<file path="config.mk">
export PLATFORM = sky130hd
export DESIGN_NAME = mul
export DESIGN_NICKNAME = mul
export VERILOG_FILES = /design/flow/design.v
export SDC_FILE = /design/flow/constraint.sdc
export NUM_CORES = 4
export LEC_CHECK = 0
export CAP_MARGIN = 20
export CORE_MARGIN = 2
export CORE_UTILIZATION = 72
export CTS_CLUSTER_DIAMETER = 356
export CTS_CLUSTER_SIZE = 100
export HOLD_SLACK_MARGIN = -0.04
export PLACE_DENSITY = 0.36
export SETUP_SLACK_MARGIN = 0.79
export SLEW_MARGIN = 20
export TNS_END_PERCENT = 10
</file>
<file path="constraint.sdc">
create_clock -name core_clock -period 3.32 [get_ports {clk}]
set_input_delay 0.6640 -clock core_clock [delete_from_list [all_inputs] [get_ports {clk}]]
set_output_delay 0.6640 -clock core_clock [all_outputs]
set_load 0.01 [all_outputs]
</file>
<file path="design.v">
`timescale 1ns/10ps
module DW02_tree #(
    parameter num_inputs  = 8,
    parameter input_width = 8
) (
    input  wire [num_inputs*input_width-1:0] INPUT,
    output wire [input_width-1:0]            OUT0,
    output wire [input_width-1:0]            OUT1
);
integer i;
reg [input_width-1:0] sum;
always @(*) begin
    sum = {input_width{1'b0}};
    for (i = 0; i < num_inputs; i = i + 1)
        sum = sum + INPUT[i*input_width +: input_width];
end
assign OUT0 = sum;
assign OUT1 = {input_width{1'b0}};
endmodule
`timescale 1ns/10ps
module booth(
    input      [2:0] code,
    input      [8:0] src_data,
    output reg [9:0] out_data,  
    output reg       out_inv    
);
always @( * ) begin
    case( code )
        3'b000,
        3'b111:
        begin
            out_data = 10'h200;
            out_inv = 1'b0;
        end
        3'b001,
        3'b010:
        begin
            out_data = {~src_data[8], src_data};
            out_inv = 1'b0;
        end
        3'b101,
        3'b110:
        begin
            out_data = {src_data[8], ~src_data};
            out_inv = 1'b1;
        end
        3'b011:
        begin
            out_data = {~src_data[8], src_data[7:0], 1'b0};
            out_inv = 1'b0;
        end
        3'b100:
        begin
            out_data = {src_data[8], ~src_data[7:0], 1'b1};
            out_inv = 1'b1;
        end
        default:
        begin
            out_data = 10'h200;
            out_inv = 1'b0;
        end
    endcase
end
endmodule
`timescale 1ns/10ps
module mul_int8(
    input  wire [8:0]   rs1,
    input  wire [7:0]   rs2,
    output wire [16:0]  mul
);
wire [8:0] code;
wire [2:0] code_0;
wire [2:0] code_1;
wire [2:0] code_2;
wire [2:0] code_3;
wire [9:0] sel_data_0;
wire [9:0] sel_data_1;
wire [9:0] sel_data_2;
wire [9:0] sel_data_3;
wire sel_inv_0;
wire sel_inv_1;
wire sel_inv_2;
wire sel_inv_3;
assign code = {rs2[7:0], 1'b0};
assign code_0 = code[2:0];
assign code_1 = code[4:2];
assign code_2 = code[6:4];
assign code_3 = code[8:6];
booth u_booth_0 (
    .code      (code_0[2:0])
    ,.src_data (rs1[8:0])
    ,.out_data (sel_data_0)
    ,.out_inv  (sel_inv_0)
);
booth u_booth_1 (
    .code      (code_1[2:0])
    ,.src_data (rs1[8:0])
    ,.out_data (sel_data_1)
    ,.out_inv  (sel_inv_1)
);
booth u_booth_2 (
    .code      (code_2[2:0])
    ,.src_data (rs1[8:0])
    ,.out_data (sel_data_2)
    ,.out_inv  (sel_inv_2)
);
booth u_booth_3 (
    .code      (code_3[2:0])
    ,.src_data (rs1[8:0])
    ,.out_data (sel_data_3)
    ,.out_inv  (sel_inv_3)
);
reg     [16:0] ppre_0;
reg     [16:0] ppre_1;
reg     [16:0] ppre_2;
reg     [16:0] ppre_3;
reg     [16:0] ppre_4;
always @( * ) begin
    ppre_0 = {7'b0, sel_data_0};
    ppre_1 = {5'b0, sel_data_1, 1'b0, sel_inv_0};
    ppre_2 = {3'b0, sel_data_2, 1'b0, sel_inv_1, 2'b0};
    ppre_3 = {1'b0, sel_data_3, 1'b0, sel_inv_2, 4'b0};
    ppre_4 = {10'b0, sel_inv_3 , 6'b0 }; 
end
wire [84:0] pp_in;
assign pp_in = {ppre_4, ppre_3, ppre_2, ppre_1, ppre_0};
wire [16:0] pp_out_0;
wire [16:0] pp_out_1;
DW02_tree #(5, 17) u_tree_l0n0 (
   .INPUT    (pp_in[84:0])
  ,.OUT0     (pp_out_0[16:0])
  ,.OUT1     (pp_out_1[16:0])
);
assign mul = pp_out_0 + pp_out_1;
endmodule
`timescale 1ns/10ps
module mul(
    input  wire        clk,
    input  wire        rst,
    input  wire [63:0] lm,
    input  wire [63:0] rm,
    input  wire [1:0]  Data_type,
    output reg  [19:0] mul_out
);
wire is_8;
wire is_exp4;
wire is_ternary;
assign is_8 = Data_type==2'b11 || Data_type==2'b00; 
assign lm_is_int8 = Data_type==2'b11;
assign is_exp4 = Data_type==2'b10;
assign is_ternary = Data_type==2'b01;
wire [8:0] lms_0;
wire [8:0] lms_1;
wire [8:0] lms_2;
wire [8:0] lms_3;
wire [8:0] lms_4;
wire [8:0] lms_5;
wire [8:0] lms_6;
wire [8:0] lms_7;
wire [7:0] rm8_0;
wire [7:0] rm8_1;
wire [7:0] rm8_2;
wire [7:0] rm8_3;
wire [7:0] rm8_4;
wire [7:0] rm8_5;
wire [7:0] rm8_6;
wire [7:0] rm8_7;
wire [16:0] mul_int8_0;
wire [16:0] mul_int8_1;
wire [16:0] mul_int8_2;
wire [16:0] mul_int8_3;
wire [16:0] mul_int8_4;
wire [16:0] mul_int8_5;
wire [16:0] mul_int8_6;
wire [16:0] mul_int8_7;
assign lms_0 = !is_8 ? 9'd0 : lm_is_int8 ? {lm[7 ],lm[7 :0 ]} : {1'b0,lm[7 :0 ]};
assign lms_1 = !is_8 ? 9'd0 : lm_is_int8 ? {lm[15],lm[15:8 ]} : {1'b0,lm[15:8 ]};
assign lms_2 = !is_8 ? 9'd0 : lm_is_int8 ? {lm[23],lm[23:16]} : {1'b0,lm[23:16]};
assign lms_3 = !is_8 ? 9'd0 : lm_is_int8 ? {lm[31],lm[31:24]} : {1'b0,lm[31:24]};
assign lms_4 = !is_8 ? 9'd0 : lm_is_int8 ? {lm[39],lm[39:32]} : {1'b0,lm[39:32]};
assign lms_5 = !is_8 ? 9'd0 : lm_is_int8 ? {lm[47],lm[47:40]} : {1'b0,lm[47:40]};
assign lms_6 = !is_8 ? 9'd0 : lm_is_int8 ? {lm[55],lm[55:48]} : {1'b0,lm[55:48]};
assign lms_7 = !is_8 ? 9'd0 : lm_is_int8 ? {lm[63],lm[63:56]} : {1'b0,lm[63:56]};
assign {rm8_7,rm8_6,rm8_5,rm8_4,rm8_3,rm8_2,rm8_1,rm8_0} = rm;
mul_int8     u_mul_int8_0(
     .rs1   (lms_0     )
    ,.rs2   (rm8_0     )
    ,.mul   (mul_int8_0)
);
mul_int8     u_mul_int8_1(
     .rs1   (lms_1     )
    ,.rs2   (rm8_1     )
    ,.mul   (mul_int8_1)
);
mul_int8     u_mul_int8_2(
     .rs1   (lms_2     )
    ,.rs2   (rm8_2     )
    ,.mul   (mul_int8_2)
);
mul_int8     u_mul_int8_3(
     .rs1   (lms_3     )
    ,.rs2   (rm8_3     )
    ,.mul   (mul_int8_3)
);
mul_int8     u_mul_int8_4(
     .rs1   (lms_4     )
    ,.rs2   (rm8_4     )
    ,.mul   (mul_int8_4)
);
mul_int8     u_mul_int8_5(
     .rs1   (lms_5     )
    ,.rs2   (rm8_5     )
    ,.mul   (mul_int8_5)
);
mul_int8     u_mul_int8_6(
     .rs1   (lms_6     )
    ,.rs2   (rm8_6     )
    ,.mul   (mul_int8_6)
);
mul_int8     u_mul_int8_7(
     .rs1   (lms_7     )
    ,.rs2   (rm8_7     )
    ,.mul   (mul_int8_7)
);
function [13:0] exp4mul;
    input [3:0] a;
    input [3:0] b;
    reg [3:0] exp;
    reg zero_f;
    reg sign;
    reg [12:0] exp_decode;
    begin
        zero_f = (~|a[2:0]) | (~|b[2:0]);
        sign = a[3]^b[3];
        exp = zero_f ? 4'b0000 : a[2:0] + b[2:0] - 2'b10;
        exp_decode = 13'd1 << exp;
        exp4mul = zero_f ? 14'h2000 :
            sign ? {1'b0,~exp_decode+1'b1} :
            {1'b1, exp_decode};  
    end
endfunction
wire [13:0] mul_exp4_0;
wire [13:0] mul_exp4_1;
wire [13:0] mul_exp4_2;
wire [13:0] mul_exp4_3;
wire [13:0] mul_exp4_4;
wire [13:0] mul_exp4_5;
wire [13:0] mul_exp4_6;
wire [13:0] mul_exp4_7;
wire [13:0] mul_exp4_8;
wire [13:0] mul_exp4_9;
wire [13:0] mul_exp4_10;
wire [13:0] mul_exp4_11;
wire [13:0] mul_exp4_12;
wire [13:0] mul_exp4_13;
wire [13:0] mul_exp4_14;
wire [13:0] mul_exp4_15;
assign mul_exp4_0  = is_exp4 ? exp4mul(lm[ 3:0 ], rm[ 3:0 ]) : 14'd0;
assign mul_exp4_1  = is_exp4 ? exp4mul(lm[ 7:4 ], rm[ 7:4 ]) : 14'd0;
assign mul_exp4_2  = is_exp4 ? exp4mul(lm[11:8 ], rm[11:8 ]) : 14'd0;
assign mul_exp4_3  = is_exp4 ? exp4mul(lm[15:12], rm[15:12]) : 14'd0;
assign mul_exp4_4  = is_exp4 ? exp4mul(lm[19:16], rm[19:16]) : 14'd0;
assign mul_exp4_5  = is_exp4 ? exp4mul(lm[23:20], rm[23:20]) : 14'd0;
assign mul_exp4_6  = is_exp4 ? exp4mul(lm[27:24], rm[27:24]) : 14'd0;
assign mul_exp4_7  = is_exp4 ? exp4mul(lm[31:28], rm[31:28]) : 14'd0;
assign mul_exp4_8  = is_exp4 ? exp4mul(lm[35:32], rm[35:32]) : 14'd0;
assign mul_exp4_9  = is_exp4 ? exp4mul(lm[39:36], rm[39:36]) : 14'd0;
assign mul_exp4_10 = is_exp4 ? exp4mul(lm[43:40], rm[43:40]) : 14'd0;
assign mul_exp4_11 = is_exp4 ? exp4mul(lm[47:44], rm[47:44]) : 14'd0;
assign mul_exp4_12 = is_exp4 ? exp4mul(lm[51:48], rm[51:48]) : 14'd0;
assign mul_exp4_13 = is_exp4 ? exp4mul(lm[55:52], rm[55:52]) : 14'd0;
assign mul_exp4_14 = is_exp4 ? exp4mul(lm[59:56], rm[59:56]) : 14'd0;
assign mul_exp4_15 = is_exp4 ? exp4mul(lm[63:60], rm[63:60]) : 14'd0;
wire [14:0] mul_exp4_l0;
wire [14:0] mul_exp4_l1;
wire [14:0] mul_exp4_l2;
wire [14:0] mul_exp4_l3;
wire [14:0] mul_exp4_l4;
wire [14:0] mul_exp4_l5;
wire [14:0] mul_exp4_l6;
wire [14:0] mul_exp4_l7;
assign mul_exp4_l0 = mul_exp4_0 + mul_exp4_1;
assign mul_exp4_l1 = mul_exp4_2 + mul_exp4_3;
assign mul_exp4_l2 = mul_exp4_4 + mul_exp4_5;
assign mul_exp4_l3 = mul_exp4_6 + mul_exp4_7;
assign mul_exp4_l4 = mul_exp4_8 + mul_exp4_9;
assign mul_exp4_l5 = mul_exp4_10 + mul_exp4_11;
assign mul_exp4_l6 = mul_exp4_12 + mul_exp4_13;
assign mul_exp4_l7 = mul_exp4_14 + mul_exp4_15;
function [1:0] ternary2mul;
    input [1:0] a;
    input [1:0] b;
    begin
        ternary2mul = ((~|a) | (~|b)) ? 2'b10 : {a[1]~^b[1],1'b1}; 
    end
endfunction
wire [1:0] mul_ter2_0;
wire [1:0] mul_ter2_1;
wire [1:0] mul_ter2_2;
wire [1:0] mul_ter2_3;
wire [1:0] mul_ter2_4;
wire [1:0] mul_ter2_5;
wire [1:0] mul_ter2_6;
wire [1:0] mul_ter2_7;
wire [1:0] mul_ter2_8;
wire [1:0] mul_ter2_9;
wire [1:0] mul_ter2_10;
wire [1:0] mul_ter2_11;
wire [1:0] mul_ter2_12;
wire [1:0] mul_ter2_13;
wire [1:0] mul_ter2_14;
wire [1:0] mul_ter2_15;
wire [1:0] mul_ter2_16;
wire [1:0] mul_ter2_17;
wire [1:0] mul_ter2_18;
wire [1:0] mul_ter2_19;
wire [1:0] mul_ter2_20;
wire [1:0] mul_ter2_21;
wire [1:0] mul_ter2_22;
wire [1:0] mul_ter2_23;
wire [1:0] mul_ter2_24;
wire [1:0] mul_ter2_25;
wire [1:0] mul_ter2_26;
wire [1:0] mul_ter2_27;
wire [1:0] mul_ter2_28;
wire [1:0] mul_ter2_29;
wire [1:0] mul_ter2_30;
wire [1:0] mul_ter2_31;
assign mul_ter2_0  = is_ternary ? ternary2mul(lm[ 1:0 ],rm[ 1:0 ]) : 2'b00;
assign mul_ter2_1  = is_ternary ? ternary2mul(lm[ 3:2 ],rm[ 3:2 ]) : 2'b00;
assign mul_ter2_2  = is_ternary ? ternary2mul(lm[ 5:4 ],rm[ 5:4 ]) : 2'b00;
assign mul_ter2_3  = is_ternary ? ternary2mul(lm[ 7:6 ],rm[ 7:6 ]) : 2'b00;
assign mul_ter2_4  = is_ternary ? ternary2mul(lm[ 9:8 ],rm[ 9:8 ]) : 2'b00;
assign mul_ter2_5  = is_ternary ? ternary2mul(lm[11:10],rm[11:10]) : 2'b00;
assign mul_ter2_6  = is_ternary ? ternary2mul(lm[13:12],rm[13:12]) : 2'b00;
assign mul_ter2_7  = is_ternary ? ternary2mul(lm[15:14],rm[15:14]) : 2'b00;
assign mul_ter2_8  = is_ternary ? ternary2mul(lm[17:16],rm[17:16]) : 2'b00;
assign mul_ter2_9  = is_ternary ? ternary2mul(lm[19:18],rm[19:18]) : 2'b00;
assign mul_ter2_10 = is_ternary ? ternary2mul(lm[21:20],rm[21:20]) : 2'b00;
assign mul_ter2_11 = is_ternary ? ternary2mul(lm[23:22],rm[23:22]) : 2'b00;
assign mul_ter2_12 = is_ternary ? ternary2mul(lm[25:24],rm[25:24]) : 2'b00;
assign mul_ter2_13 = is_ternary ? ternary2mul(lm[27:26],rm[27:26]) : 2'b00;
assign mul_ter2_14 = is_ternary ? ternary2mul(lm[29:28],rm[29:28]) : 2'b00;
assign mul_ter2_15 = is_ternary ? ternary2mul(lm[31:30],rm[31:30]) : 2'b00;
assign mul_ter2_16 = is_ternary ? ternary2mul(lm[33:32],rm[33:32]) : 2'b00;
assign mul_ter2_17 = is_ternary ? ternary2mul(lm[35:34],rm[35:34]) : 2'b00;
assign mul_ter2_18 = is_ternary ? ternary2mul(lm[37:36],rm[37:36]) : 2'b00;
assign mul_ter2_19 = is_ternary ? ternary2mul(lm[39:38],rm[39:38]) : 2'b00;
assign mul_ter2_20 = is_ternary ? ternary2mul(lm[41:40],rm[41:40]) : 2'b00;
assign mul_ter2_21 = is_ternary ? ternary2mul(lm[43:42],rm[43:42]) : 2'b00;
assign mul_ter2_22 = is_ternary ? ternary2mul(lm[45:44],rm[45:44]) : 2'b00;
assign mul_ter2_23 = is_ternary ? ternary2mul(lm[47:46],rm[47:46]) : 2'b00;
assign mul_ter2_24 = is_ternary ? ternary2mul(lm[49:48],rm[49:48]) : 2'b00;
assign mul_ter2_25 = is_ternary ? ternary2mul(lm[51:50],rm[51:50]) : 2'b00;
assign mul_ter2_26 = is_ternary ? ternary2mul(lm[53:52],rm[53:52]) : 2'b00;
assign mul_ter2_27 = is_ternary ? ternary2mul(lm[55:54],rm[55:54]) : 2'b00;
assign mul_ter2_28 = is_ternary ? ternary2mul(lm[57:56],rm[57:56]) : 2'b00;
assign mul_ter2_29 = is_ternary ? ternary2mul(lm[59:58],rm[59:58]) : 2'b00;
assign mul_ter2_30 = is_ternary ? ternary2mul(lm[61:60],rm[61:60]) : 2'b00;
assign mul_ter2_31 = is_ternary ? ternary2mul(lm[63:62],rm[63:62]) : 2'b00;
wire [39:0] pp_ter2_in_3;
wire [39:0] pp_ter2_in_2;
wire [39:0] pp_ter2_in_1;
wire [39:0] pp_ter2_in_0;
wire [4:0] pp_ter2_out_0;
wire [4:0] pp_ter2_out_1;
wire [4:0] pp_ter2_out_2;
wire [4:0] pp_ter2_out_3;
wire [4:0] pp_ter2_out_4;
wire [4:0] pp_ter2_out_5;
wire [4:0] pp_ter2_out_6;
wire [4:0] pp_ter2_out_7;
assign pp_ter2_in_3 = {3'b000,mul_ter2_31, 3'b000,mul_ter2_30, 3'b000,mul_ter2_29, 3'b000,mul_ter2_28,
                       3'b000,mul_ter2_27, 3'b000,mul_ter2_26, 3'b000,mul_ter2_25, 3'b000,mul_ter2_24};
assign pp_ter2_in_2 = {3'b000,mul_ter2_23, 3'b000,mul_ter2_22, 3'b000,mul_ter2_21, 3'b000,mul_ter2_20,
                       3'b000,mul_ter2_19, 3'b000,mul_ter2_18, 3'b000,mul_ter2_17, 3'b000,mul_ter2_16};
assign pp_ter2_in_1 = {3'b000,mul_ter2_15, 3'b000,mul_ter2_14, 3'b000,mul_ter2_13, 3'b000,mul_ter2_12,
                       3'b000,mul_ter2_11, 3'b000,mul_ter2_10, 3'b000,mul_ter2_9,  3'b000,mul_ter2_8};
assign pp_ter2_in_0 = {3'b000,mul_ter2_7,  3'b000,mul_ter2_6,  3'b000,mul_ter2_5,  3'b000,mul_ter2_4,
                       3'b000,mul_ter2_3,  3'b000,mul_ter2_2,  3'b000,mul_ter2_1,  3'b000,mul_ter2_0};
DW02_tree #(8, 5) u_tree_ter0 (
   .INPUT    (pp_ter2_in_0[39:0])
  ,.OUT0     (pp_ter2_out_0[4:0])
  ,.OUT1     (pp_ter2_out_1[4:0])
);
DW02_tree #(8, 5) u_tree_ter1 (
   .INPUT    (pp_ter2_in_1[39:0])
  ,.OUT0     (pp_ter2_out_2[4:0])
  ,.OUT1     (pp_ter2_out_3[4:0])
);
DW02_tree #(8, 5) u_tree_ter2 (
   .INPUT    (pp_ter2_in_2[39:0])
  ,.OUT0     (pp_ter2_out_4[4:0])
  ,.OUT1     (pp_ter2_out_5[4:0])
);
DW02_tree #(8, 5) u_tree_ter3 (
   .INPUT    (pp_ter2_in_3[39:0])
  ,.OUT0     (pp_ter2_out_6[4:0])
  ,.OUT1     (pp_ter2_out_7[4:0])
);
reg [16:0] pp_reg[0:7];
wire [16:0] pp_reg_w[0:7];
assign pp_reg_w[0] = is_8 ? mul_int8_0[16:0] : is_exp4 ? {2'b00, mul_exp4_l0} : {{12{1'b0}}, pp_ter2_out_0};
assign pp_reg_w[1] = is_8 ? mul_int8_1[16:0] : is_exp4 ? {2'b00, mul_exp4_l1} : {{12{1'b0}}, pp_ter2_out_1};
assign pp_reg_w[2] = is_8 ? mul_int8_2[16:0] : is_exp4 ? {2'b00, mul_exp4_l2} : {{12{1'b0}}, pp_ter2_out_2};
assign pp_reg_w[3] = is_8 ? mul_int8_3[16:0] : is_exp4 ? {2'b00, mul_exp4_l3} : {{12{1'b0}}, pp_ter2_out_3};
assign pp_reg_w[4] = is_8 ? mul_int8_4[16:0] : is_exp4 ? {2'b00, mul_exp4_l4} : {{12{1'b0}}, pp_ter2_out_4};
assign pp_reg_w[5] = is_8 ? mul_int8_5[16:0] : is_exp4 ? {2'b00, mul_exp4_l5} : {{12{1'b0}}, pp_ter2_out_5};
assign pp_reg_w[6] = is_8 ? mul_int8_6[16:0] : is_exp4 ? {2'b00, mul_exp4_l6} : {{12{1'b0}}, pp_ter2_out_6};
assign pp_reg_w[7] = is_8 ? mul_int8_7[16:0] : is_exp4 ? {2'b00, mul_exp4_l7} : {{12{1'b0}}, pp_ter2_out_7};
always @(posedge clk) begin
    if(rst) begin
        pp_reg[0] <= #1 {17{1'b0}};
        pp_reg[1] <= #1 {17{1'b0}};
        pp_reg[2] <= #1 {17{1'b0}};
        pp_reg[3] <= #1 {17{1'b0}};
        pp_reg[4] <= #1 {17{1'b0}};
        pp_reg[5] <= #1 {17{1'b0}};
        pp_reg[6] <= #1 {17{1'b0}};
        pp_reg[7] <= #1 {17{1'b0}};
    end else begin
        pp_reg[0] <= #1 pp_reg_w[0];
        pp_reg[1] <= #1 pp_reg_w[1];
        pp_reg[2] <= #1 pp_reg_w[2];
        pp_reg[3] <= #1 pp_reg_w[3];
        pp_reg[4] <= #1 pp_reg_w[4];
        pp_reg[5] <= #1 pp_reg_w[5];
        pp_reg[6] <= #1 pp_reg_w[6];
        pp_reg[7] <= #1 pp_reg_w[7];
    end
end
wire [19:0] res_sub;
assign res_sub = is_8 ? 20'hAB000 :   
                 is_exp4 ? 20'hE0000 :   
                 20'hFFFC0;              
wire [179:0] mul_src;
assign mul_src = {3'b000,pp_reg[7], 3'b000,pp_reg[6], 3'b000,pp_reg[5], 3'b000,pp_reg[4],
                  3'b000,pp_reg[3], 3'b000,pp_reg[2], 3'b000,pp_reg[1], 3'b000,pp_reg[0],
                  res_sub[19:0] };
wire [19:0] mul_out0,mul_out1;
DW02_tree #(9, 20) u_tree_mul (
   .INPUT    (mul_src[179:0])
  ,.OUT0     (mul_out0[19:0])
  ,.OUT1     (mul_out1[19:0])
);
wire [19:0] mul_out_w;
assign mul_out_w = mul_out0 + mul_out1;
always @(posedge clk) begin
    if(rst)
        mul_out <= #1 {20{1'b0}};
    else
        mul_out <= #1 mul_out_w;
end
endmodule
</file>
<file path="run.sh">
#!/bin/bash
# the make line also repeats each setting of config.mk as NAME=value (left out here)
make -C /OpenROAD-flow-scripts/flow DESIGN_CONFIG=/design/flow/config.mk WORK_HOME=/design/flow/orfs CLKGATE_MAP_FILE= finish
</file>
==> results.sh, run 1 <==
# implementation run metrics
export IMPL_fp_row_count=92
export IMPL_ys_warn_count=8
export IMPL_ys_sh_aoi_pct=27.79
export IMPL_die_h_um=255.7
export IMPL_avgSynthCellArea_um2=7.230
export IMPL_placed_cells=8439
export IMPL_dpl_hpwl_um=164700
export IMPL_synth_flops=156
export IMPL_syn_instance_count=6310
export IMPL_error_line="[ERROR DPL-0033] detailed placement checks failed during check placement."
export IMPL_io_pins=152
export IMPL_postSynthSeqShare_pct=6.846
export IMPL_ys_sh_mux_pct=6.185
export IMPL_status="did not finish"
export IMPL_synthSimpleGateAreaFrac_pct=16.72
export IMPL_chip_area_um2=65390
export IMPL_yosysUniqueCellTypes=79
export IMPL_portBuffers=151
export IMPL_initCoreUtil_pct=72.59
export IMPL_syn_nets=7282
export IMPL_top_cell_area_share_pct=14.81
export IMPL_fa_ha_area_share_pct=27.98
export IMPL_die_w_um=255.7
export IMPL_lastStage="4_1_cts"
export IMPL_placed_area_um2=59260
export IMPL_coreArea_um2=62850
export IMPL_synth_xor_area_share_pct=6.393
export IMPL_yosysChipArea_um2=45620
export IMPL_common_cells="a21oi_1 (601), nor2_1 (584), ha_1 (540), o21ai_0 (538), nand2_1 (489)"
export IMPL_area_leaders="ha_1 (15%), fa_1 (13%), dfxtp_1 (6.8%)"
export IMPL_top_logic_kind="adder cells"
export IMPL_synth_area_um2=45620
export IMPL_gp_congestion=1.074
export IMPL_ff_type="dfxtp_1"
export IMPL_yosysTopAreaCell="ha_1"
export IMPL_synth_most_common_cell="a21oi_1"
export IMPL_place_ws_ns=-2.766
export IMPL_edf_count=0
export IMPL_yosys_cells=6310
export IMPL_async_flop_share_pct=0
[metrics by stage]
stage          hold WS [ns]  TNS [ns]  power, mW
3_3_place_gp         0.7926   -281.18      34.49
2_1_floorplan        0.6343   -190.08      22.60
3_5_place_dp         0.8342   -314.15      38.42
==> run 2, diff against run 1 <==
- CAP_MARGIN: 20 -> 25
- CELL_PAD_IN_SITES_DETAIL_PLACEMENT: default -> 2
- CELL_PAD_IN_SITES_GLOBAL_PLACEMENT: default -> 2
- CORE_ASPECT_RATIO: default -> 1.88
- CORE_UTILIZATION: 72 -> 62
- CTS_CLUSTER_DIAMETER: 356 -> 24
- CTS_CLUSTER_SIZE: 100 -> 24
- GPL_ROUTABILITY_DRIVEN: default -> 0
- GPL_TIMING_DRIVEN: default -> 1
- HOLD_SLACK_MARGIN: -0.04 -> default
- MIN_ROUTING_LAYER: default -> met2
- PLACE_DENSITY: 0.36 -> default
- PLACE_DENSITY_LB_ADDON: default -> 0.12
- SETUP_SLACK_MARGIN: 0.79 -> default
- SLEW_MARGIN: 20 -> 10
- TNS_END_PERCENT: 10 -> 40
- clock period: 3.32 -> 8.69 ns (I/O delays scaled with it)
==> run 2 against run 1 <==
Against the previous run:
- the run fails in 3_1_place_gp_skip_io
- synthesized cell count did not move
- area after synthesis unchanged
- die area is 16% higher
==> results.sh, run 2 <==
# implementation run metrics
export IMPL_ys_sh_mux_pct=6.185
export IMPL_synthSimpleGateAreaFrac_pct=16.72
export IMPL_yosysUniqueCellTypes=79
export IMPL_ff_type="dfxtp_1"
export IMPL_die_w_um=201.8
export IMPL_yosys_cells=6310
export IMPL_chip_area_um2=75880
export IMPL_top_cell_area_share_pct=14.81
export IMPL_die_h_um=375.9
export IMPL_fa_ha_area_share_pct=27.98
export IMPL_ys_warn_count=8
export IMPL_initCoreUtil_pct=62.49
export IMPL_syn_instance_count=6310
export IMPL_yosysChipArea_um2=45620
export IMPL_avgSynthCellArea_um2=7.230
export IMPL_async_flop_share_pct=0
export IMPL_synth_area_um2=45620
export IMPL_fp_row_count=136
export IMPL_area_leaders="ha_1 (15%), fa_1 (13%), dfxtp_1 (6.8%)"
export IMPL_synth_flops=156
export IMPL_coreArea_um2=73000
export IMPL_synth_xor_area_share_pct=6.393
export IMPL_syn_nets=7282
export IMPL_synth_most_common_cell="a21oi_1"
export IMPL_top_logic_kind="adder cells"
export IMPL_ys_sh_aoi_pct=27.79
export IMPL_status="did not finish"
export IMPL_edf_count=0
export IMPL_lastStage="3_1_place_gp_skip_io"
export IMPL_common_cells="a21oi_1 (601), nor2_1 (584), ha_1 (540), o21ai_0 (538), nand2_1 (489)"
export IMPL_postSynthSeqShare_pct=6.846
export IMPL_error_line="[ERROR FLW-0024] Place density exceeds 1.0 (current PLACE_DENSITY_LB_ADDON =  0.12). Please check if the value of  PLACE_DENSITY_LB_ADDON is between 0 and 0.99."
export IMPL_yosysTopAreaCell="ha_1"
==> run 3, diff against run 2 <==
- CAP_MARGIN: 25 -> 10
- CELL_PAD_IN_SITES_DETAIL_PLACEMENT: 2 -> default
- CELL_PAD_IN_SITES_GLOBAL_PLACEMENT: 2 -> default
- CORE_ASPECT_RATIO: 1.88 -> default
- CORE_UTILIZATION: 62 -> 65
- CTS_CLUSTER_DIAMETER: 24 -> default
- CTS_CLUSTER_SIZE: 24 -> 56
- GPL_ROUTABILITY_DRIVEN: 0 -> default
- GPL_TIMING_DRIVEN: 1 -> default
- MIN_ROUTING_LAYER: met2 -> default
- PLACE_DENSITY_LB_ADDON: 0.12 -> default
- SLEW_MARGIN: 10 -> 35
- TNS_END_PERCENT: 40 -> default
- clock period: 8.69 -> 5.26 ns (I/O delays scaled with it)
==> run 3 against run 2 <==
Against the previous run:
- the layout now fails its checks (setup timing)
- synthesized cell count unchanged
- area after synthesis unchanged
- die area decreased by 4.7%
==> results.sh, run 3 <==
# implementation run metrics
export IMPL_status="failed layout checks"
export IMPL_violations="setup timing"
export IMPL_layout_setup_ws_ns=-0.2657
export IMPL_crit_fanout=5
export IMPL_edf_count=0
export IMPL_intPower_mw=13.02
export IMPL_grt_pass1_wl_um=266500
export IMPL_io_pins=152
export IMPL_p_seq_mw=1.99
export IMPL_cts_sinks=156
export IMPL_crit_chain="buf_8, clkinvlp_4, ha_4, buf_12, buf_12, buf_8, nor2_4, a21o_1, fa_1, inv_1, fa_1, inv_2, fa_1, ha_4, a21o_1, a2111oi_4, nor3_2, a2111oi_4, buf_4, xor2_2, o22ai_1"
export IMPL_antenna_found_initial=8
export IMPL_reg2reg_slack_ns=0.23
export IMPL_synth_most_common_cell="a21oi_1"
export IMPL_syn_instance_count=6310
export IMPL_slowest_delay_ns=0.56
export IMPL_slew_violations=0
export IMPL_power_leader="combinational logic"
export IMPL_track_usage_pct=45.96
export IMPL_gp_congestion=1.013
export IMPL_crit_start="Data_type[1]"
export IMPL_critPathSlowestCell="fa_1"
export IMPL_root_buffer="clkbuf_16"
export IMPL_clkLatencyLatePin_ns=0.45
export IMPL_crit_path_frequent_cell="fa_1"
export IMPL_fp_row_count=97
export IMPL_grt_pass1_vias=51080
export IMPL_p_sw_mw=13.12
export IMPL_syn_nets=7282
export IMPL_drt_iter0_markers=7842
export IMPL_clk_path_buf_depth=2
export IMPL_crit_required_ns=5.57
export IMPL_pwr_share_seq_pct=7.6
export IMPL_warning_count=35
export IMPL_peakVddDrop_v=0.0007941
export IMPL_p_clk_share_pct=4.9
export IMPL_avgSynthCellArea_um2=7.230
export IMPL_postSynthSeqShare_pct=6.846
export IMPL_num_nets_final=8390
export IMPL_chip_area_um2=72320
export IMPL_critPathKind="primary input to flip-flop"
export IMPL_holdWs_ns=0.7278
export IMPL_wirelength_um=181900
export IMPL_numCtsBuffers=17
export IMPL_r2r_start="pp_reg[5][1]$_SDFF_PP0_"
export IMPL_cp_start_kind="primary input"
export IMPL_synth_flops=156
export IMPL_ctsHoldBuffers=0
export IMPL_drc=0
export IMPL_fin_crit_sh_pct=105.1
export IMPL_yosysChipArea_um2=45620
export IMPL_cts_tree="built"
export IMPL_ys_sh_aoi_pct=27.79
export IMPL_overflow=0
export IMPL_ys_warn_count=8
export IMPL_yosys_cells=6310
export IMPL_common_cells="a21oi_1 (601), nor2_1 (584), ha_1 (540), o21ai_0 (538), nand2_1 (489)"
export IMPL_worst_slew_pin_slew_ns=0.8690
export IMPL_min_path_cells=3
export IMPL_htree_levels=4
export IMPL_yosysTopAreaCell="ha_1"
export IMPL_switching_share_pct=50.20
export IMPL_final_seq_area_um2=3123
export IMPL_top_logic_kind="adder cells"
export IMPL_fa_ha_area_share_pct=27.98
export IMPL_die_h_um=268.9
export IMPL_synth_area_um2=45620
export IMPL_ff_type="dfxtp_1"
export IMPL_min_to="mul_out[0]$_SDFF_PP0_"
export IMPL_synthSimpleGateAreaFrac_pct=16.72
export IMPL_power_total_mw=26.14
export IMPL_synth_xor_area_share_pct=6.393
export IMPL_cts_clk_slew_worst_paths_ns=0.07
export IMPL_drtPass1Iterations=9
export IMPL_r2r_end="mul_out[18]$_SDFF_PP0_"
export IMPL_clock_power_mw=1.27
export IMPL_static_leakage_power_nw=28.96
export IMPL_setup_viol=5
export IMPL_p_per_area_nw_per_um2=433.1
export IMPL_ant_nets=0
export IMPL_pg_comb_mw=22.9
export IMPL_area_leaders="ha_1 (15%), fa_1 (13%), dfxtp_1 (6.8%)"
export IMPL_area_combinational_um2=40810
export IMPL_path_delay_family="adder cells"
export IMPL_reg2reg_depth=16
export IMPL_ys_sh_mux_pct=6.185
export IMPL_top_cell_area_share_pct=14.81
export IMPL_relSlewSlack_pct=41.65
export IMPL_die_w_um=268.9
export IMPL_syn_to_final_growth_pct=32.31
export IMPL_min_path_type="flip-flop to flip-flop"
export IMPL_cp_depth=21
export IMPL_yosysUniqueCellTypes=79
export IMPL_rsz0062_at_grt="yes"
export IMPL_initCoreUtil_pct=65.37
export IMPL_fin_crit_ns=5.526
export IMPL_portBuffers=151
export IMPL_viasPerCell=6.621
export IMPL_grt_max_degree=61
export IMPL_min_delay_start="pp_reg[6][0]$_SDFF_PP0_"
export IMPL_hold_viol=0
export IMPL_vias=55450
export IMPL_critPathArrivalTime_ns=5.84
export IMPL_crit_buf_inv=8
export IMPL_coreArea_um2=69790
export IMPL_async_flop_share_pct=0
export IMPL_clock_fmax_mhz=181.0
export IMPL_power_frac_comb_pct=87.6
export IMPL_num_fill_cells=4032
export IMPL_wl_per_cell_um=21.72
export IMPL_maxCapViolCount=0
export IMPL_fin_worst_skew_ns=0.01494
export IMPL_endpoint_kind="flip-flop"
export IMPL_cp_endpoint="pp_reg[1][13]$_SDFF_PP0_"
export IMPL_dpl_hpwl_um=134400
## run 3: per-layer routing
metal	global-route usage, %	vias up	share of wire [%]
met5	0	-	0.023
met4	25.56	6	7.5
met3	10.98	1084	12
met2	73.11	4053	44
met1	57.26	25620	36
li1	-	24690	-
## run 3: metrics by stage
stage	util (%)	cell area (um2)	std cells	setup slack (ns)	TNS, ns
after floorplan	-	46380	6310	-0.2221	-0.6506
after global placement	82.00	57220	8263	-0.9224	-64.65
after detailed placement	82.00	57220	8263	-1.009	-74.49
after CTS	83.34	58160	8313	-0.06665	-0.1363
after global routing	86.49	60360	8373	-0.3019	-4.071
final	86.49	60360	8375	-0.2657	-0.6233
## run 3: timing repair
item,4_1_cts,5_1_grt
endpoints found under the setup margin,90,102
gates resized,71,440
gates cloned,1,4
pin swaps,57,224
setup buffers,17,57
## run 3: area by class of cell
type	instances	area share, %
antenna	4	0.01658
timing repair buffer	1585	21.21
sequential	156	5.174
inverter	484	3.099
clock inverter	11	0.1824
multi-input combinational	5174	67.60
tap	940	1.949
clock buffer	21	0.7628
==> run 4, diff against run 3 <==
- CAP_MARGIN: 10 -> 20
- CORE_UTILIZATION: 65 -> 40
- CTS_CLUSTER_SIZE: 56 -> 96
- MAX_ROUTING_LAYER: default -> met4
- MIN_ROUTING_LAYER: default -> met2
- SLEW_MARGIN: 35 -> 20
- TNS_END_PERCENT: default -> 10
- clock period: 5.26 -> 6.5 ns (I/O delays scaled with it)
==> run 4 against run 3 <==
Against the previous run:
- power is 31% lower
- setup slack better by 0.49 ns
- the run now finishes clean
- largest power group unchanged
- sequential power is 19% lower
- sequential share of layout area is 0.74 points higher
==> results.sh, run 4 <==
# implementation run metrics
export IMPL_status="timing/DRC/antenna clean"
export IMPL_peakVddDrop_v=0.0005885
export IMPL_htree_levels=4
export IMPL_r2r_end="mul_out[18]$_SDFF_PP0_"
export IMPL_crit_buf_inv=6
export IMPL_grt_max_degree=60
export IMPL_maxCapViolCount=0
export IMPL_reg2reg_slack_ns=1.63
export IMPL_ctsHoldBuffers=0
export IMPL_coreArea_um2=112800
export IMPL_synth_flops=156
export IMPL_setup_viol=0
export IMPL_clock_fmax_mhz=159.3
export IMPL_final_util_pct=46.80
export IMPL_cp_start_kind="primary input"
export IMPL_track_usage_pct=48.99
export IMPL_endpoint_kind="flip-flop"
export IMPL_top_cell_area_share_pct=14.81
export IMPL_dpl_hpwl_um=142600
export IMPL_yosysUniqueCellTypes=79
export IMPL_critPathSlowestCell="fa_1"
export IMPL_syn_to_final_growth_pct=15.71
export IMPL_fin_crit_ns=6.278
export IMPL_portBuffers=151
export IMPL_pwr_share_seq_pct=9.0
export IMPL_grt_pass1_vias=71340
export IMPL_min_path_type="flip-flop to flip-flop"
export IMPL_cts_sinks=156
export IMPL_worst_slew_pin_slew_ns=1.100
export IMPL_overflow=0
export IMPL_power_frac_comb_pct=85.1
export IMPL_synthSimpleGateAreaFrac_pct=16.72
export IMPL_grt_pass1_wl_um=281700
export IMPL_intPower_mw=8.447
export IMPL_post_cts_buffers=0
export IMPL_pg_comb_mw=15.3
export IMPL_clk_path_buf_depth=2
export IMPL_io_pins=152
export IMPL_syn_instance_count=6310
export IMPL_drt_iter0_markers=14970
export IMPL_holdWs_ns=0.7611
export IMPL_cp_endpoint="pp_reg[0][11]$_SDFF_PP0_"
export IMPL_warning_count=31
export IMPL_postSynthSeqShare_pct=6.846
export IMPL_slowest_delay_ns=0.55
export IMPL_clkLatencyLatePin_ns=0.46
export IMPL_crit_required_ns=6.78
export IMPL_yosys_cells=6310
export IMPL_p_sw_mw=9.564
export IMPL_avgSynthCellArea_um2=7.230
export IMPL_fa_ha_area_share_pct=27.98
export IMPL_vias=67790
export IMPL_common_cells="a21oi_1 (601), nor2_1 (584), ha_1 (540), o21ai_0 (538), nand2_1 (489)"
export IMPL_synth_area_um2=45620
export IMPL_syn_nets=7282
export IMPL_cts_resized=0
export IMPL_gp_congestion=1.020
export IMPL_num_nets_final=7595
export IMPL_ys_sh_mux_pct=6.185
export IMPL_wirelength_um=185600
export IMPL_path_delay_family="adder cells"
export IMPL_static_leakage_power_nw=24.36
export IMPL_p_clk_share_pct=5.9
export IMPL_crit_fanout=21
export IMPL_p_per_area_nw_per_um2=341.2
export IMPL_viasPerCell=8.306
export IMPL_die_h_um=341.7
export IMPL_reg2reg_depth=16
export IMPL_critPathArrivalTime_ns=6.56
export IMPL_top_logic_kind="adder cells"
export IMPL_min_to="mul_out[0]$_SDFF_PP0_"
export IMPL_numCtsBuffers=17
export IMPL_crit_start="Data_type[0]"
export IMPL_critPathKind="primary input to flip-flop"
export IMPL_chip_area_um2=116800
export IMPL_min_delay_start="pp_reg[6][0]$_SDFF_PP0_"
export IMPL_p_seq_mw=1.62
export IMPL_r2r_start="pp_reg[4][1]$_SDFF_PP0_"
export IMPL_fin_crit_sh_pct=96.59
export IMPL_antenna_found_initial=1
export IMPL_num_fill_cells=11580
export IMPL_drtPass1Iterations=14
export IMPL_clock_power_mw=1.07
export IMPL_cts_tree="built"
export IMPL_synth_most_common_cell="a21oi_1"
export IMPL_wl_per_cell_um=22.73
export IMPL_edf_count=0
export IMPL_hold_viol=0
export IMPL_initCoreUtil_pct=40.44
export IMPL_fin_worst_skew_ns=0.01712
export IMPL_crit_chain="clkdlybuf4s50_1, inv_1, ha_4, buf_12, buf_4, nor2_1, a22oi_1, fa_1, fa_1, inv_1, ha_1, ha_1, buf_4, a21o_1, a21o_1, a21oi_1, o21ai_0, a21oi_1, xor2_1, o22ai_1"
export IMPL_ys_sh_aoi_pct=27.79
export IMPL_root_buffer="clkbuf_16"
export IMPL_ant_nets=0
export IMPL_rsz0062_at_grt="yes"
export IMPL_synth_xor_area_share_pct=6.393
export IMPL_power_leader="combinational logic"
export IMPL_cp_depth=20
export IMPL_min_path_cells=3
export IMPL_relSlewSlack_pct=25.91
export IMPL_drc=0
export IMPL_slew_violations=0
export IMPL_yosysChipArea_um2=45620
export IMPL_power_total_mw=18.01
export IMPL_area_leaders="ha_1 (15%), fa_1 (13%), dfxtp_1 (6.8%)"
export IMPL_die_w_um=341.7
export IMPL_fp_row_count=123
export IMPL_switching_share_pct=53.10
export IMPL_yosysTopAreaCell="ha_1"
export IMPL_ff_type="dfxtp_1"
export IMPL_ys_warn_count=8
export IMPL_async_flop_share_pct=0
export IMPL_cts_clk_slew_worst_paths_ns=0.06
==> run 4: layout make-up <==
cell class,instances,area (um2),area share (%)
Multi-Input combinational cell,5174,38850,73.59
Timing Repair Buffer,790,6456,12.23
Sequential cell,156,3123,5.916
Tap cell,1500,1877,3.555
Inverter,484,1817,3.442
Clock buffer,21,460.4,0.8722
Clock inverter,11,142.6,0.2702
Antenna cell,26,65.06,0.1233
==> run 4: metal layers <==
| metal | vias up | GRT usage (%) | routed length [um] |
|---|---|---|---|
| met5 | - | - | 0 |
| met4 | 0 | 5.507 | 19180 |
| met3 | 2362 | 66.57 | 81820 |
| met2 | 18960 | 55.63 | 84540 |
| met1 | 23540 | - | 0 |
| li1 | 22930 | - | - |
==> run 4: metrics by stage <==
step             TNS [ns]  cells  cell area, um2  worst slack (ns)
6_report                0   8162           52790            0.2216
4_1_cts                 0   8136           52720            0.2971
3_5_place_dp      -0.3829   8104           52120           -0.1646
5_1_grt        -0.0004583   8141           52740        -0.0004583
2_1_floorplan           0   6310           45620            0.1667
3_3_place_gp      -0.2222   8104           52120           -0.1462
==> run 5, diff against run 4 <==
- CORE_UTILIZATION: 40 -> 70
- CTS_CLUSTER_SIZE: 96 -> 21
- MAX_ROUTING_LAYER: met4 -> default
- MIN_ROUTING_LAYER: met2 -> default
- SETUP_SLACK_MARGIN: default -> 1.42
- TNS_END_PERCENT: 10 -> default
- clock period: 6.5 -> 5.11 ns (I/O delays scaled with it)
==> run 5 against run 4 <==
Against the previous run:
- the flow now stops in 4_1_cts
- die area is 42% lower
- synthesized cell count stayed put
- area after synthesis stayed put
==> results.sh, run 5 <==
# implementation run metrics
export IMPL_fp_row_count=93
export IMPL_syn_instance_count=6310
export IMPL_synthSimpleGateAreaFrac_pct=16.72
export IMPL_initCoreUtil_pct=70.77
export IMPL_ys_sh_mux_pct=6.185
export IMPL_yosysUniqueCellTypes=79
export IMPL_ys_sh_aoi_pct=27.79
export IMPL_top_logic_kind="adder cells"
export IMPL_chip_area_um2=67230
export IMPL_common_cells="a21oi_1 (601), nor2_1 (584), ha_1 (540), o21ai_0 (538), nand2_1 (489)"
export IMPL_placed_area_um2=58580
export IMPL_yosys_cells=6310
export IMPL_avgSynthCellArea_um2=7.230
export IMPL_synth_flops=156
export IMPL_ys_warn_count=8
export IMPL_synth_xor_area_share_pct=6.393
export IMPL_async_flop_share_pct=0
export IMPL_fa_ha_area_share_pct=27.98
export IMPL_dpl_hpwl_um=142500
export IMPL_edf_count=0
export IMPL_yosysChipArea_um2=45620
export IMPL_portBuffers=151
export IMPL_area_leaders="ha_1 (15%), fa_1 (13%), dfxtp_1 (6.8%)"
export IMPL_status="did not finish"
export IMPL_error_line="[ERROR DPL-0033] detailed placement checks failed during check placement."
export IMPL_syn_nets=7282
export IMPL_io_pins=152
export IMPL_top_cell_area_share_pct=14.81
export IMPL_place_ws_ns=-1.056
export IMPL_coreArea_um2=64460
export IMPL_yosysTopAreaCell="ha_1"
export IMPL_ff_type="dfxtp_1"
export IMPL_die_w_um=259.3
export IMPL_synth_area_um2=45620
export IMPL_synth_most_common_cell="a21oi_1"
export IMPL_postSynthSeqShare_pct=6.846
export IMPL_gp_congestion=1.080
export IMPL_die_h_um=259.3
export IMPL_lastStage="4_1_cts"
## run 5: stage by stage
| stage | hold WS (ns) | util (%) | power, mW | instances |
|---|---|---|---|---|
| 2_1_floorplan | 0.6343 | - | 15.59 | 6310 |
| 3_3_place_gp | 0.6755 | 90.87 | 22.67 | 8184 |
| 3_5_place_dp | 0.7765 | 90.87 | 24.66 | 8184 |
==> run 6, diff against run 5 <==
- CORE_UTILIZATION: 70 -> 66
- CTS_CLUSTER_SIZE: 21 -> 37
- MAX_ROUTING_LAYER: default -> met4
- SETUP_SLACK_MARGIN: 1.42 -> default
- TNS_END_PERCENT: default -> 5
- clock period: 5.11 -> 5.12 ns (I/O delays scaled with it)
==> run 6 against run 5 <==
Against the previous run:
- die area is 6.0% higher
- now fails the layout checks on setup timing
- area after synthesis stayed put
- synthesized cell count stayed put
==> results.sh, run 6 <==
# implementation run metrics
export IMPL_dpl_hpwl_um=136600
export IMPL_async_flop_share_pct=0
export IMPL_min_delay_start="pp_reg[6][0]$_SDFF_PP0_"
export IMPL_warning_count=36
export IMPL_ant_nets=0
export IMPL_die_w_um=266.9
export IMPL_crit_fanout=9
export IMPL_syn_instance_count=6310
export IMPL_crit_start="rm[52]"
export IMPL_drtPass1Iterations=20
export IMPL_portBuffers=151
export IMPL_switching_share_pct=52.70
export IMPL_edf_count=0
export IMPL_wl_per_cell_um=25.03
export IMPL_final_util_pct=89.40
export IMPL_coreArea_um2=68470
export IMPL_p_seq_mw=2.16
export IMPL_min_path_type="flip-flop to flip-flop"
export IMPL_placed_cells=8317
export IMPL_wirelength_um=211200
export IMPL_ff_type="dfxtp_1"
export IMPL_yosys_cells=6310
export IMPL_cts_tree="built"
export IMPL_chip_area_um2=71240
export IMPL_static_leakage_power_nw=29.43
export IMPL_cp_start_kind="primary input"
export IMPL_critPathKind="primary input to flip-flop"
export IMPL_slowest_delay_ns=0.58
export IMPL_track_usage_pct=52.00
export IMPL_finalSetupTns_ns=-20.21
export IMPL_top_logic_kind="adder cells"
export IMPL_postSynthSeqShare_pct=6.846
export IMPL_clock_power_mw=1.47
export IMPL_antenna_found_initial=19
export IMPL_root_buffer="clkbuf_16"
export IMPL_num_fill_cells=3354
export IMPL_finalNonFillerCells=8438
export IMPL_relSlewSlack_pct=24.09
export IMPL_power_frac_comb_pct=88.0
export IMPL_die_h_um=266.9
export IMPL_synth_most_common_cell="a21oi_1"
export IMPL_setup_viol=79
export IMPL_common_cells="a21oi_1 (601), nor2_1 (584), ha_1 (540), o21ai_0 (538), nand2_1 (489)"
export IMPL_cts_clk_slew_worst_paths_ns=0.08
export IMPL_intPower_mw=14.33
export IMPL_pg_comb_mw=26.7
export IMPL_violations="setup timing"
export IMPL_vias=59830
export IMPL_min_to="mul_out[0]$_SDFF_PP0_"
export IMPL_viasPerCell=7.091
export IMPL_grt_pass1_wl_um=287400
export IMPL_cp_endpoint="pp_reg[6][11]$_SDFF_PP0_"
export IMPL_yosysChipArea_um2=45620
export IMPL_power_leader="combinational logic"
export IMPL_critPathArrivalTime_ns=6.22
export IMPL_peakVddDrop_v=0.001355
export IMPL_crit_buf_inv=6
export IMPL_r2r_start="pp_reg[4][1]$_SDFF_PP0_"
export IMPL_crit_path_frequent_cell="buf_4"
export IMPL_holdWs_ns=0.8764
export IMPL_overflow=0
export IMPL_top_cell_area_share_pct=14.81
export IMPL_numCtsBuffers=17
export IMPL_yosysTopAreaCell="ha_1"
export IMPL_synth_xor_area_share_pct=6.393
export IMPL_ys_sh_aoi_pct=27.79
export IMPL_fin_crit_ns=5.883
export IMPL_syn_nets=7282
export IMPL_crit_chain="clkdlybuf4s50_1, buf_4, ha_1, ha_1, inv_1, fa_2, buf_4, xor2_1, nor2_1, nor3_1, nand2_1, xor2_1, nor2_1, ha_1, buf_4, nand3_1, o21ai_2, o2bb2ai_2, o21ai_2, buf_4, nor2_1, xor2_1, o22ai_1"
export IMPL_synth_area_um2=45620
export IMPL_min_path_cells=3
export IMPL_p_per_area_nw_per_um2=494.8
export IMPL_p_clk_share_pct=4.8
export IMPL_ys_sh_mux_pct=6.185
export IMPL_slew_violations=0
export IMPL_clkLatencyLatePin_ns=0.47
export IMPL_initCoreUtil_pct=66.63
export IMPL_finish_instance_area_um2=61210
export IMPL_ys_warn_count=8
export IMPL_cts_sinks=156
export IMPL_status="failed layout checks"
export IMPL_pwr_share_seq_pct=7.1
export IMPL_p_sw_mw=15.96
export IMPL_path_delay_family="AND-OR/OR-AND gates"
export IMPL_place_ws_ns=-1.350
export IMPL_clock_fmax_mhz=170.0
export IMPL_worst_slew_pin_slew_ns=1.135
export IMPL_reg2reg_depth=16
export IMPL_cp_depth=23
export IMPL_fp_row_count=96
export IMPL_fin_worst_skew_ns=0.01602
export IMPL_power_total_mw=30.29
export IMPL_syn_to_final_growth_pct=34.17
export IMPL_area_leaders="ha_1 (15%), fa_1 (13%), dfxtp_1 (6.8%)"
export IMPL_drt_iter0_markers=11820
export IMPL_r2r_end="mul_out[14]$_SDFF_PP0_"
export IMPL_clk_path_buf_depth=2
export IMPL_htree_levels=4
export IMPL_gp_congestion=1.081
export IMPL_hold_viol=0
export IMPL_num_nets_final=8487
export IMPL_fin_crit_sh_pct=114.9
export IMPL_io_pins=152
export IMPL_critPathSlowestCell="o21ai_2"
export IMPL_grt_max_degree=55
export IMPL_yosysUniqueCellTypes=79
export IMPL_maxCapViolCount=0
export IMPL_avgSynthCellArea_um2=7.230
export IMPL_rsz0062_at_grt="yes"
export IMPL_placed_area_um2=57860
export IMPL_synth_flops=156
export IMPL_layout_setup_ws_ns=-0.7631
export IMPL_reg2reg_slack_ns=-0.40
export IMPL_drc=0
export IMPL_grt_pass1_vias=54420
export IMPL_endpoint_kind="flip-flop"
export IMPL_synthSimpleGateAreaFrac_pct=16.72
export IMPL_crit_required_ns=5.46
export IMPL_fa_ha_area_share_pct=27.98
run 6: area by class of cell:
type                    instances  area (um2)  share of cell area, %
repair buffers               1682       13510                  22.07
clock inverters                11       181.4                 0.2964
well taps                     882        1104                  1.803
inverters                     484        1857                  3.034
flip-flops and latches        156        3123                  5.102
multi-input cells            5174       40900                  66.83
diodes                         28       70.07                 0.1145
clock buffers                  21       460.4                 0.7523
run 6: layer usage:
| layer | routed length [um] | up-vias | GRT usage (%) |
|---|---|---|---|
| met5 | 0 | - | - |
| met4 | 22130 | 0 | 34.09 |
| met3 | 35870 | 2246 | 16.35 |
| met2 | 84680 | 5816 | 77.51 |
| met1 | 68530 | 26860 | 60.21 |
| li1 | - | 24910 | - |
run 6: repair_timing:
item                                    in CTS  in global routing
pin swaps                                  109                209
hold buffers                                 0                  0
gates cloned                                 2                  2
endpoints found under the setup margin     113                106
gates resized                              250                341
buffers inserted                            27                 31
==> run 7, diff against run 6 <==
- ABC_AREA: default -> 1
- CTS_CLUSTER_DIAMETER: default -> 287
- CTS_CLUSTER_SIZE: 37 -> 99
- MAX_ROUTING_LAYER: met4 -> default
- PLACE_DENSITY: default -> 0.43
- TNS_END_PERCENT: 5 -> default
- clock period: 5.12 -> 4.32 ns (I/O delays scaled with it)
==> run 7 against run 6 <==
Against the previous run:
- the flow now stops in 4_1_cts
- die area shrank 6.9%
- synthesized cell count grew 1.2%
- area after synthesis shrank 7.0%
==> results.sh, run 7 <==
# implementation run metrics
export IMPL_placed_cells=9016
export IMPL_placed_area_um2=58650
export IMPL_dpl_hpwl_um=151200
export IMPL_top_cell_area_share_pct=15.92
export IMPL_error_line="[ERROR DPL-0038] Utilization greater than 100%, impossible to legalize"
export IMPL_ys_sh_mux_pct=0
export IMPL_async_flop_share_pct=0
export IMPL_io_pins=152
export IMPL_status="did not finish"
export IMPL_edf_count=0
export IMPL_synth_area_um2=42450
export IMPL_yosysChipArea_um2=42450
export IMPL_die_w_um=257.6
export IMPL_lastStage="4_1_cts"
export IMPL_syn_nets=7356
export IMPL_place_ws_ns=-1.587
export IMPL_yosysUniqueCellTypes=69
export IMPL_ff_type="dfxtp_1"
export IMPL_ys_sh_aoi_pct=22.51
export IMPL_fa_ha_area_share_pct=30.07
export IMPL_area_leaders="ha_1 (16%), fa_1 (14%), nand2_1 (10%)"
export IMPL_synth_most_common_cell="nand2_1"
export IMPL_portBuffers=151
export IMPL_common_cells="nand2_1 (1133), inv_1 (1069), nor2_1 (661), ha_1 (540), a21oi_1 (448)"
export IMPL_synthSimpleGateAreaFrac_pct=26.34
export IMPL_synth_xor_area_share_pct=2.237
export IMPL_postSynthSeqShare_pct=7.358
export IMPL_top_logic_kind="adder cells"
export IMPL_initCoreUtil_pct=67.04
export IMPL_avgSynthCellArea_um2=6.649
export IMPL_coreArea_um2=63310
export IMPL_ys_warn_count=8
export IMPL_fp_row_count=92
export IMPL_yosys_cells=6384
export IMPL_synth_flops=156
export IMPL_die_h_um=257.6
export IMPL_syn_instance_count=6384
export IMPL_chip_area_um2=66360
export IMPL_yosysTopAreaCell="ha_1"
export IMPL_gp_congestion=1.081
==> run 8, diff against run 7 <==
- ABC_AREA: 1 -> default
- CAP_MARGIN: 20 -> 5
- CORE_UTILIZATION: 66 -> 70
- CTS_CLUSTER_DIAMETER: 287 -> default
- CTS_CLUSTER_SIZE: 99 -> 37
- MAX_ROUTING_LAYER: default -> met4
- PLACE_DENSITY: 0.43 -> 0.65
- SETUP_SLACK_MARGIN: default -> 0.83
- TNS_END_PERCENT: default -> 95
- clock period: 4.32 -> 5.7 ns (I/O delays scaled with it)
==> run 8 against run 7 <==
Against the previous run:
- area after synthesis up 7.5%
- die area up 1.3%
- the flow stops in 5_1_grt
- synthesized cell count down 1.2%
==> results.sh, run 8 <==
# implementation run metrics
export IMPL_syn_nets=7282
export IMPL_ff_type="dfxtp_1"
export IMPL_async_flop_share_pct=0
export IMPL_yosysUniqueCellTypes=79
export IMPL_synth_flops=156
export IMPL_ys_warn_count=8
export IMPL_error_line="[ERROR GRT-0232] Routing congestion too high. Check the congestion heatmap in the GUI."
export IMPL_chip_area_um2=67230
export IMPL_dpl_hpwl_um=125600
export IMPL_top_logic_kind="adder cells"
export IMPL_edf_count=0
export IMPL_postSynthSeqShare_pct=6.846
export IMPL_status="did not finish"
export IMPL_yosys_cells=6310
export IMPL_root_buffer="clkbuf_16"
export IMPL_placed_cells=7668
export IMPL_die_w_um=259.3
export IMPL_ys_sh_aoi_pct=27.79
export IMPL_numCtsBuffers=17
export IMPL_synth_most_common_cell="a21oi_1"
export IMPL_fp_row_count=93
export IMPL_avgSynthCellArea_um2=7.230
export IMPL_area_leaders="ha_1 (15%), fa_1 (13%), dfxtp_1 (6.8%)"
export IMPL_top_cell_area_share_pct=14.81
export IMPL_io_pins=152
export IMPL_gp_congestion=1.069
export IMPL_htree_levels=4
export IMPL_synth_xor_area_share_pct=6.393
export IMPL_coreArea_um2=64460
export IMPL_common_cells="a21oi_1 (601), nor2_1 (584), ha_1 (540), o21ai_0 (538), nand2_1 (489)"
export IMPL_initCoreUtil_pct=70.77
export IMPL_ys_sh_mux_pct=6.185
export IMPL_portBuffers=151
export IMPL_yosysChipArea_um2=45620
export IMPL_die_h_um=259.3
export IMPL_track_usage_pct=80.78
export IMPL_clk_path_buf_depth=2
export IMPL_synth_area_um2=45620
export IMPL_lastStage="5_1_grt"
export IMPL_synthSimpleGateAreaFrac_pct=16.72
export IMPL_cts_sinks=156
export IMPL_fa_ha_area_share_pct=27.98
export IMPL_overflow=74
export IMPL_placed_area_um2=54410
export IMPL_yosysTopAreaCell="ha_1"
export IMPL_syn_instance_count=6310
export IMPL_ctsHoldBuffers=0
[run 8: per-layer routing]
metal	GRT usage, %	overflow
met5	-	-
met4	77.19	35
met3	68.84	2
met2	93.56	34
met1	79.08	3
[run 8: timing repair]
item | 4_1_cts
setup endpoints to repair | 123
buffers inserted | 111
pin swaps | 258
cloned | 7
gates resized | 430
[run 8: stage by stage]
step	setup WS (ns)	hold WS (ns)	setup TNS [ns]	utilization, %
floorplan	0.1386	0.6343	0	-
global placement	-0.3793	0.6786	-18.53	84.41
detailed placement	-0.4728	0.7636	-27.18	84.41
CTS	0.3537	0.7758	0	89.24
==> run 9, diff against run 8 <==
- CAP_MARGIN: 5 -> 20
- CORE_ASPECT_RATIO: default -> 0.5
- CORE_UTILIZATION: 70 -> 72
- CTS_CLUSTER_DIAMETER: default -> 356
- CTS_CLUSTER_SIZE: 37 -> 100
- MAX_ROUTING_LAYER: met4 -> default
- PLACE_DENSITY: 0.65 -> 0.36
- SETUP_SLACK_MARGIN: 0.83 -> default
- TNS_END_PERCENT: 95 -> 10
- clock period: 5.7 -> 3.21 ns (I/O delays scaled with it)
==> run 9 against run 8 <==
Against the previous run:
- the run fails in 4_1_cts
- synthesized cell count stayed put
- area after synthesis stayed put
- die area is 2.6% lower
==> results.sh, run 9 <==
# implementation run metrics
export IMPL_ys_sh_mux_pct=6.185
export IMPL_postSynthSeqShare_pct=6.846
export IMPL_yosysTopAreaCell="ha_1"
export IMPL_die_h_um=182.0
export IMPL_coreArea_um2=62870
export IMPL_io_pins=152
export IMPL_common_cells="a21oi_1 (601), nor2_1 (584), ha_1 (540), o21ai_0 (538), nand2_1 (489)"
export IMPL_fa_ha_area_share_pct=27.98
export IMPL_yosysChipArea_um2=45620
export IMPL_async_flop_share_pct=0
export IMPL_ys_sh_aoi_pct=27.79
export IMPL_synth_xor_area_share_pct=6.393
export IMPL_chip_area_um2=65510
export IMPL_error_line="[ERROR DPL-0038] Utilization greater than 100%, impossible to legalize"
export IMPL_avgSynthCellArea_um2=7.230
export IMPL_gp_congestion=1.152
export IMPL_synthSimpleGateAreaFrac_pct=16.72
export IMPL_ff_type="dfxtp_1"
export IMPL_yosysUniqueCellTypes=79
export IMPL_place_ws_ns=-2.730
export IMPL_placed_area_um2=58970
export IMPL_lastStage="4_1_cts"
export IMPL_synth_area_um2=45620
export IMPL_initCoreUtil_pct=72.57
export IMPL_yosys_cells=6310
export IMPL_portBuffers=151
export IMPL_die_w_um=360.0
export IMPL_synth_flops=156
export IMPL_edf_count=0
export IMPL_syn_nets=7282
export IMPL_dpl_hpwl_um=159200
export IMPL_ys_warn_count=8
export IMPL_area_leaders="ha_1 (15%), fa_1 (13%), dfxtp_1 (6.8%)"
export IMPL_syn_instance_count=6310
export IMPL_fp_row_count=65
export IMPL_synth_most_common_cell="a21oi_1"
export IMPL_top_logic_kind="adder cells"
export IMPL_status="did not finish"
export IMPL_top_cell_area_share_pct=14.81
==> run 9: metrics by stage <==
| step | utilization (%) | cells | hold slack (ns) | power, mW | TNS, ns |
|---|---|---|---|---|---|
| after detailed placement | 93.80 | 8393 | 0.8751 | 40.43 | -319.46 |
| after global placement | 93.80 | 8393 | 0.8608 | 36.84 | -288.58 |
| after floorplan | - | 6310 | 0.6343 | 23.37 | -203.23 |
==> run 10, diff against run 9 <==
- ABC_AREA: default -> 1
- CAP_MARGIN: 20 -> 40
- CORE_ASPECT_RATIO: 0.5 -> default
- CTS_CLUSTER_DIAMETER: 356 -> 227
- CTS_CLUSTER_SIZE: 100 -> 15
- GPL_ROUTABILITY_DRIVEN: default -> 0
- HOLD_SLACK_MARGIN: default -> 0.29
- PLACE_DENSITY: 0.36 -> default
- PLACE_DENSITY_LB_ADDON: default -> 0.01
- SETUP_SLACK_MARGIN: default -> 0.46
- SLEW_MARGIN: 20 -> 10
- TNS_END_PERCENT: 10 -> default
- clock period: 3.21 -> 1.75 ns (I/O delays scaled with it)
==> run 10 against run 9 <==
Against the previous run:
- the run fails in 3_5_place_dp
- synthesized cell count grew 1.2%
- die area fell by 7.0%
- area after synthesis decreased by 7.0%
==> results.sh, run 10 <==
# implementation run metrics
export IMPL_synthSimpleGateAreaFrac_pct=26.34
export IMPL_die_w_um=246.8
export IMPL_coreArea_um2=58690
export IMPL_error_line="[ERROR DPL-0038] Utilization greater than 100%, impossible to legalize"
export IMPL_synth_flops=156
export IMPL_ys_warn_count=8
export IMPL_portBuffers=151
export IMPL_synth_area_um2=42450
export IMPL_yosysChipArea_um2=42450
export IMPL_lastStage="3_5_place_dp"
export IMPL_die_h_um=246.8
export IMPL_edf_count=0
export IMPL_fa_ha_area_share_pct=30.07
export IMPL_synth_xor_area_share_pct=2.237
export IMPL_postSynthSeqShare_pct=7.358
export IMPL_initCoreUtil_pct=72.33
export IMPL_async_flop_share_pct=0
export IMPL_ys_sh_mux_pct=0
export IMPL_syn_instance_count=6384
export IMPL_ys_sh_aoi_pct=22.51
export IMPL_top_cell_area_share_pct=15.92
export IMPL_yosysTopAreaCell="ha_1"
export IMPL_top_logic_kind="adder cells"
export IMPL_chip_area_um2=60910
export IMPL_synth_most_common_cell="nand2_1"
export IMPL_avgSynthCellArea_um2=6.649
export IMPL_ff_type="dfxtp_1"
export IMPL_area_leaders="ha_1 (16%), fa_1 (14%), nand2_1 (10%)"
export IMPL_common_cells="nand2_1 (1133), inv_1 (1069), nor2_1 (661), ha_1 (540), a21oi_1 (448)"
export IMPL_syn_nets=7356
export IMPL_status="did not finish"
export IMPL_fp_row_count=89
export IMPL_yosys_cells=6384
export IMPL_yosysUniqueCellTypes=69
export IMPL_io_pins=152
-- run 10: stage by stage --
step              power [mW]  instances
floorplan              52.20       6384
global placement       78.80       8965
Power and IR drop assume default switching activity.
